run A:
// axis_matvec_mul
module axis_matvec_mul #(
    parameter R=8, C=8, W_X=4, W_K=3,
    localparam W_Y = W_X + W_K + $clog2(C)
)(
    input  logic clk, rstn,
    output logic s_axis_kx_tready,
    input  logic s_axis_kx_tvalid,
    input  logic [R*C*W_K + C*W_X -1:0] s_axis_kx_tdata,
    input  logic m_axis_y_tready,
    output logic m_axis_y_tvalid,
    output logic [R*W_Y-1:0] m_axis_y_tdata
);
clock: 2.81 ns
lec_check: 0
cap_margin: 5
core_margin: 2
core_utilization: 72
cts_cluster_size: 41
place_density: 0.64
setup_slack_margin: 0.72
slew_margin: 20
run.sh (not shown) runs the stock make flow with config.mk's settings and CLKGATE_MAP_FILE=.
Run A completed end to end with timing, DRC and antenna clean.
The inputs of run B differ from those of run A as listed below.
# run A
export LEC_CHECK = 0
export CAP_MARGIN = 5
export CORE_MARGIN = 2
export CORE_UTILIZATION = 72
export CTS_CLUSTER_SIZE = 41
export PLACE_DENSITY = 0.64
export SETUP_SLACK_MARGIN = 0.72
export SLEW_MARGIN = 20
create_clock -name core_clock -period 2.81 [get_ports {clk}]
# run B
export LEC_CHECK = 0
export CAP_MARGIN = 20
export CORE_MARGIN = 2
export CORE_UTILIZATION = 40
export SLEW_MARGIN = 20
create_clock -name core_clock -period 3.67 [get_ports {clk}]
Results
- Having completed the whole flow, run A delivered a layout that passed the timing, design-rule and antenna checks.
- Run B completed every stage of the flow, and the final layout passed the timing, design-rule and antenna checks.
- Standard cell with the maximum stage delay on the critical path: sky130_fd_sc_hd__fa_2 -> run A, sky130_fd_sc_hd__dfrtp_1 -> run B
- Detailed-route wire length in run B vs run A: down about 12%
Relative to run B, the following input files were edited for run C:
# run B
export LEC_CHECK = 0
export CAP_MARGIN = 20
export CORE_MARGIN = 2
export CORE_UTILIZATION = 40
export SLEW_MARGIN = 20
create_clock -name core_clock -period 3.67 [get_ports {clk}]
# run C
export LEC_CHECK = 0
export CAP_MARGIN = 20
export CORE_MARGIN = 2
export CORE_UTILIZATION = 71
export CTS_CLUSTER_SIZE = 36
export SLEW_MARGIN = 20
create_clock -name core_clock -period 6.57 [get_ports {clk}]
Results
Run C ended up with a lower non-clock buffer count than run B did.
Cells: run C has fewer instances than run B
| highest net fanout along the worst path | run C vs run B | 3 higher |
The lower global-route usage over all layers of run C and run B is in run B.

========
axis_matvec_mul again, from the RTL that the note above started with.
export LEC_CHECK = 0
export ABC_AREA = 1
export CAP_MARGIN = 30
export CELL_PAD_IN_SITES_GLOBAL_PLACEMENT = 3
export CORE_MARGIN = 2
export CORE_UTILIZATION = 15
export CTS_CLUSTER_SIZE = 100
export MIN_ROUTING_LAYER = met1
export PLACE_DENSITY_LB_ADDON = 0.27
export SETUP_SLACK_MARGIN = 0.03
export SLEW_MARGIN = 20
create_clock -name core_clock -period 3.46 [get_ports {clk}]
Next try:
Settings changed: CAP_MARGIN 30 to 20, CELL_PAD_IN_SITES_GLOBAL_PLACEMENT 3 to not set, CORE_UTILIZATION 15 to 72, CTS_CLUSTER_DIAMETER set to 226, CTS_CLUSTER_SIZE 100 to 10, MIN_ROUTING_LAYER met1 to not set, PLACE_DENSITY_LB_ADDON 0.27 to not set, SETUP_SLACK_MARGIN 0.03 to 0.3.
Clock period 3.46 ns to 1.88 ns, I/O delays scaled along.
=> With this change the flow reached the layout checks and failed them: negative setup slack; wire length is lower by 1.5%; hold slack gets worse by 250 ps; setup slack gets worse by 1700 ps; synthesized cell count does not change; core utilization is higher by 73 points; non-clock buffer count is higher by 743.
Next try:
Settings changed: ABC_AREA 1 to not set, CORE_ASPECT_RATIO set to 1.4, CORE_UTILIZATION 72 to 40, CTS_CLUSTER_DIAMETER 226 to 196, CTS_CLUSTER_SIZE 10 to not set, SETUP_SLACK_MARGIN 0.3 to 0.53, TNS_END_PERCENT set to 25.
Clock period 1.88 ns to 8.0 ns, I/O delays scaled along.
Outcome: The changed run went through all stages and came out clean. Final area drops by 12%. Wire length went down by 37%. Worst setup slack gains 5700 ps. Critical path depth goes down by 13. Final cell count drops by 17%. Count of clock-buffer cells in the layout decreases by 54.
Next try:
Settings changed: ABC_AREA set to 1, CORE_ASPECT_RATIO 1.4 to not set, CORE_UTILIZATION 40 to 72, CTS_CLUSTER_DIAMETER 196 to not set, SETUP_SLACK_MARGIN 0.53 to 0.3, TNS_END_PERCENT 25 to not set.
Clock period 8.0 ns to 1.99 ns, I/O delays scaled along.
Outcome: The new run completed, yet does not pass: negative setup slack. Wire length climbs by 55%. Setup slack loses 5900 ps. Via count climbs by 48%. Final cell count climbs by 20%. Register-to-register slack loses 6100 ps. Die size drops by 42%. Clock-buffer cell count drops by 27. Core utilization climbs by 45 points.

========
The RTL this note starts from:
==> flow/design.v <==
module matvec_mul #(
    parameter R=8, C=8, W_X=8, W_K=8,
    localparam DEPTH = $clog2(C),
               W_M = W_X + W_K,
               W_Y = W_M + DEPTH
  )(  
    input  logic clk, cen,
    input  logic signed [R-1:0][C-1:0][W_K-1:0] k,
    input  logic signed        [C-1:0][W_X-1:0] x, 
    output logic signed        [R-1:0][W_Y-1:0] y
  );
  localparam C_PAD = 2**$clog2(C);
  logic signed [W_Y-1:0] tree [R][DEPTH+1][C_PAD];  
  logic signed [C_PAD-1:0][W_X-1:0] x_pad;
  logic signed [R-1:0][C_PAD-1:0][W_K-1:0] k_pad;      
  always_comb begin
    x_pad = '0;
    k_pad = '0;
    for (int i = 0; i < C; i++) begin
      x_pad[i] = x[i];
    end
    for (int i = 0; i < R; i++) begin
      for (int j = 0; j < C; j++) begin
        k_pad[i][j] = k[i][j];
      end
    end
  end
  genvar r, c, d, a;
  for (r=0; r<R; r=r+1) begin
    for (c=0; c<C_PAD; c=c+1)
      always_ff @(posedge clk)   
        if (cen) tree[r][0][c] <= $signed(k_pad[r][c]) * $signed(x_pad[c]);
    for (d=0; d<DEPTH; d=d+1)
      for (a=0; a<C_PAD/2**(d+1); a=a+1)
        always_ff @(posedge clk)   
          if (cen) tree[r][d+1][a] <= tree[r][d][2*a] + tree[r][d][2*a+1];
    assign y[r] = tree[r][DEPTH][0];
  end
endmodule
module axis_matvec_mul #(
    parameter R=8, C=8, W_X=4, W_K=3,
    localparam W_Y = W_X + W_K + $clog2(C)
)(
    input  logic clk, rstn,
    output logic s_axis_kx_tready,
    input  logic s_axis_kx_tvalid,
    input  logic [R*C*W_K + C*W_X -1:0] s_axis_kx_tdata,
    input  logic m_axis_y_tready,
    output logic m_axis_y_tvalid,
    output logic [R*W_Y-1:0] m_axis_y_tdata
);
    typedef enum logic [2:0] {
        IDLE,
        LOAD_DATA,
        COMPUTING,
        RESULT_READY
    } state_t;
    state_t state, next_state;
    logic [R-1:0][C-1:0][W_K-1:0] k_reg;
    logic [C-1:0][W_X-1:0] x_reg;
    logic [R*W_Y-1:0] y_reg;
    logic computing;
    logic [$clog2(C+2)-1:0] compute_counter;
    always_ff @(posedge clk or negedge rstn) begin
        if (!rstn) begin
            state <= IDLE;
        end else begin
            state <= next_state;
        end
    end
    matvec_mul #(
        .R(R), .C(C), .W_X(W_X), .W_K(W_K)
    ) MATVEC (
        .clk(clk),
        .cen(computing),
        .k(k_reg),
        .x(x_reg),
        .y(y_reg)
    );
    always_comb begin
        next_state = state;
        case (state)
            IDLE: 
                if (s_axis_kx_tvalid && s_axis_kx_tready)
                    next_state = LOAD_DATA;
            LOAD_DATA:
                next_state = COMPUTING;
            COMPUTING: 
                if (compute_counter == C+1)
                    next_state = RESULT_READY;
            RESULT_READY:
                if (m_axis_y_tready)
                    next_state = IDLE;
        endcase
    end
    always_ff @(posedge clk or negedge rstn) begin
        if (!rstn) begin
            k_reg <= '0;
            x_reg <= '0;
            computing <= 1'b0;
            compute_counter <= '0;
            m_axis_y_tvalid <= 1'b0;
            m_axis_y_tdata <= '0;
        end else begin
            case (state)
                IDLE: begin
                    compute_counter <= '0;
                    computing <= 1'b0;
                    if (s_axis_kx_tvalid && s_axis_kx_tready) begin
                        for (int r = 0; r < R; r++) begin
                            for (int c = 0; c < C; c++) begin
                                k_reg[r][c] <= s_axis_kx_tdata[(r*C + c)*W_K +: W_K];
                            end
                        end
                        for (int c = 0; c < C; c++) begin
                            x_reg[c] <= s_axis_kx_tdata[R*C*W_K + c*W_X +: W_X];
                        end
                    end
                end
                LOAD_DATA: begin
                    computing <= 1'b1;
                end
                COMPUTING: begin
                    compute_counter <= compute_counter + 1;
                    if (compute_counter == C+1) begin
                        m_axis_y_tdata <= y_reg;
                        m_axis_y_tvalid <= 1'b1;
                        computing <= 1'b0;
                    end
                end
                RESULT_READY: begin
                    if (m_axis_y_tready) begin
                        m_axis_y_tvalid <= 1'b0;
                    end
                end
            endcase
        end
    end
    assign s_axis_kx_tready = (state == IDLE);
endmodule
Settings: LEC_CHECK=0, CAP_MARGIN=40, CORE_MARGIN=2, CORE_UTILIZATION=72, CTS_CLUSTER_SIZE=45, PLACE_DENSITY=0.65, SETUP_SLACK_MARGIN=0.77, SLEW_MARGIN=20; clock period 3.05 ns.
Then changed:
Settings changed: CAP_MARGIN 40 to 5, CORE_ASPECT_RATIO set to 0.92, SETUP_SLACK_MARGIN 0.77 to 0.44.
Clock period 3.05 ns to 2.38 ns, I/O delays scaled along.
What happened: Now the flow ran to the end with violations: negative setup slack. Fmax decreases by about 12%. Area after synthesis does not change. Critical path depth shrinks by 1. Core utilization goes up by 3.4 points. Setup slack loses 1.0 ns. Design area increases by about 4%.
Then changed:
Settings changed: CAP_MARGIN 5 to 20, CORE_ASPECT_RATIO 0.92 to unset, CORE_UTILIZATION 72 to 40, CTS_CLUSTER_SIZE 45 to unset, PLACE_DENSITY 0.65 to unset, SETUP_SLACK_MARGIN 0.44 to -0.14.
Clock period 2.38 ns to 3.67 ns, I/O delays scaled along.
Result: Now the flow passed the timing, design-rule and antenna checks; routed wire length is lower by 39%; hold slack gains 0.25 ns; non-clock buffer count is lower by 592; fmax is lower by about 0.6%; worst setup slack gains 1.3 ns; final cell count is higher by 6.2%; count of clock-buffer cells in the layout is higher by 7; synthesized area is unchanged; global-route usage is lower by 26 points; die area is higher by about 80%; utilization is lower by 47 points.
Then changed:
Settings changed: ABC_AREA set to 1, CORE_UTILIZATION 40 to 72, CTS_CLUSTER_DIAMETER set to 226, CTS_CLUSTER_SIZE set to 10, SETUP_SLACK_MARGIN -0.14 to 0.53, TNS_END_PERCENT set to 10.
Clock period 3.67 ns to 1.88 ns, I/O delays scaled along.
Result:
- Now the flow ended with an error in 5_1_grt
- die area went down by well over a third
- synthesized cell count is higher by a quarter to a third
- synthesized area grows by a few percent
Then changed:
Settings changed: ABC_AREA 1 to unset, CORE_UTILIZATION 72 to 21, CTS_CLUSTER_DIAMETER 226 to unset, CTS_CLUSTER_SIZE 10 to unset, SETUP_SLACK_MARGIN 0.53 to unset, TNS_END_PERCENT 10 to unset.
Clock period 1.88 ns to 3.67 ns, I/O delays scaled along.
What happened:
- The changed run finished clean
- synthesized cell count went down by 26%
- die size went up to 3.3 times its value
- area after synthesis went down by 3.2%

========
// axis_matvec_mul: RTL as listed in full above, without the edits since
Settings: LEC_CHECK=0, CAP_MARGIN=40, CELL_PAD_IN_SITES_DETAIL_PLACEMENT=0, CORE_ASPECT_RATIO=1.4, CORE_MARGIN=10, CORE_UTILIZATION=40, CTS_CLUSTER_DIAMETER=196, GPL_ROUTABILITY_DRIVEN=0, HOLD_SLACK_MARGIN=0.14, MAX_ROUTING_LAYER=met4, MIN_ROUTING_LAYER=met2, SLEW_MARGIN=20, TNS_END_PERCENT=55; clock period 8.0 ns.
The baseline went through all stages and came out clean.
==> next run, changes <==
Settings changed: CAP_MARGIN 40 to 5, CELL_PAD_IN_SITES_DETAIL_PLACEMENT 0 to default, CORE_ASPECT_RATIO 1.4 to default, CORE_MARGIN 10 to 5, CORE_UTILIZATION 40 to 26, CTS_CLUSTER_DIAMETER 196 to 221, HOLD_SLACK_MARGIN 0.14 to default, MAX_ROUTING_LAYER met4 to default, MIN_ROUTING_LAYER met2 to default, PLACE_DENSITY from default to 0.74, SETUP_SLACK_MARGIN from default to 0.29, TNS_END_PERCENT 55 to 30.
Clock period 8.0 ns to 2.63 ns, I/O delays scaled along.
This time the run finished but fails on setup timing.
Worst hold slack degrades by 0.14 ns.
Wire length is higher by 12%.
Clock skew goes down by 0.052 ns.
Cell area came out higher by about 9%.
Synthesized area does not change.
Cell count goes up by 18%.
Via count drops by 24%.
First-iteration DRC count came out lower by about 70%.
Die size came out higher by about 46%.
Critical path depth climbs by 8.
==> next run, changes <==
Settings changed: ABC_AREA from default to 1, CAP_MARGIN 5 to 20, CORE_MARGIN 5 to 2, CORE_UTILIZATION 26 to 71, CTS_CLUSTER_DIAMETER 221 to default, CTS_CLUSTER_SIZE from default to 91, GPL_ROUTABILITY_DRIVEN 0 to default, PLACE_DENSITY 0.74 to default, SETUP_SLACK_MARGIN 0.29 to default, TNS_END_PERCENT 30 to default.
Clock period 2.63 ns to 6.24 ns, I/O delays scaled along.
=>
- The changed run went through all stages and came out clean
- synthesized area goes up by about 3.3%
- clock-buffer cell count went up by 16
- design area falls by about 7%
- fmax falls by 26%
- routed wire length falls by about 5%
- setup slack gets better by 2.7 ns
- via count rose by 19%
- first-iteration DRC count is higher by about 80%
==> next run, changes <==
Settings changed: ABC_AREA 1 to default, CORE_UTILIZATION 71 to 61, CTS_CLUSTER_SIZE 91 to default, SETUP_SLACK_MARGIN from default to 0.97.
Clock period 6.24 ns to 5.28 ns, I/O delays scaled along.
Effect: Worst setup slack gets worse by 0.60 ns; fmax increases by 11%; synthesized cell count is lower by 26%; first-iteration DRC count decreases by 38%.

========
## build 77
Starts from the design.v that is shown in full above.
export LEC_CHECK = 0
export ABC_AREA = 0
export CAP_MARGIN = 30
export CELL_PAD_IN_SITES_GLOBAL_PLACEMENT = 0
export CORE_MARGIN = 2
export CORE_UTILIZATION = 57
export CTS_CLUSTER_SIZE = 100
export MIN_ROUTING_LAYER = met1
export PLACE_DENSITY_LB_ADDON = 0.11
export SETUP_SLACK_MARGIN = 0.03
export SLEW_MARGIN = 20
create_clock -name core_clock -period 2.75 [get_ports {clk}]
#### Input delta (build 59 over build 77)
==> flow/config.mk <==
export PLATFORM = sky130hd
export DESIGN_NAME = axis_matvec_mul
export DESIGN_NICKNAME = axis_matvec_mul
export VERILOG_FILES = /design/flow/design.v
export SDC_FILE = /design/flow/constraint.sdc
export NUM_CORES = 4
export LEC_CHECK = 0
export CAP_MARGIN = 20
export CORE_MARGIN = 2
export CORE_UTILIZATION = 58
export SETUP_SLACK_MARGIN = 0.97
export SLEW_MARGIN = 20
==> flow/constraint.sdc <==
create_clock -name core_clock -period 5.28 [get_ports {clk}]
set_input_delay 1.0560 -clock core_clock [delete_from_list [all_inputs] [get_ports {clk}]]
set_output_delay 1.0560 -clock core_clock [all_outputs]
set_load 0.01 [all_outputs]
Re relative slew slack: build 59 and build 77 aren't equal, and the higher value belongs to build 77. Build 59 vs. build 77: number of placement rows went down by about 0.7%. Re unique cell type count in the Yosys netlist: no difference whatsoever between build 77 and build 59. Delta (build 59 minus build 77): global-route wire length before repair now sits lower; cell area saw a decrease. Worst min-delay path class = in -> async: build 59; worst min-delay path class = in -> reg: build 77. The final critical-path required period reported for build 59 is greater than that of build 77 by 680 ps. Going from build 77 to build 59, sequential cell area stayed essentially flat, fraction of met3 tracks used by global routing picked up an extra 0.22 points, share of the core filled with cells saw a decrease.
Setup changes, build 59 to build 98
--- a/flow/config.mk
+++ b/flow/config.mk
@@ -8,5 +8,5 @@
 export CAP_MARGIN = 20
 export CORE_MARGIN = 2
-export CORE_UTILIZATION = 58
-export SETUP_SLACK_MARGIN = 0.97
+export CORE_UTILIZATION = 62
+export SETUP_SLACK_MARGIN = 0.44
 export SLEW_MARGIN = 20
==> flow/constraint.sdc <==
create_clock -name core_clock -period 2.75 [get_ports {clk}]
set_input_delay 0.5500 -clock core_clock [delete_from_list [all_inputs] [get_ports {clk}]]
set_output_delay 0.5500 -clock core_clock [all_outputs]
set_load 0.01 [all_outputs]
--- outcome ---
Build 98 did not stop at any stage, and its layout met the timing, design-rule and antenna checks. Between build 98 and build 59, the deepest level of the CTS H-tree figures differ only marginally. The wire length after detailed routing in build 59 is 0.888 times that in build 98. In build 98 relative to build 59, clock-buffer cell count had gone up slightly. Of build 59 and build 98, the lower fraction of standard cell area that is sequential belongs to build 98. Floorplan check, build 98 vs build 59: die outline smaller in build 98. The depth of the most critical reg-to-reg path of build 98 is higher than that of build 59. From build 59 to build 98 the numbers moved as follows: non-clock buffer count has increased; pin count of the biggest net entering global routing dropped about 50%.
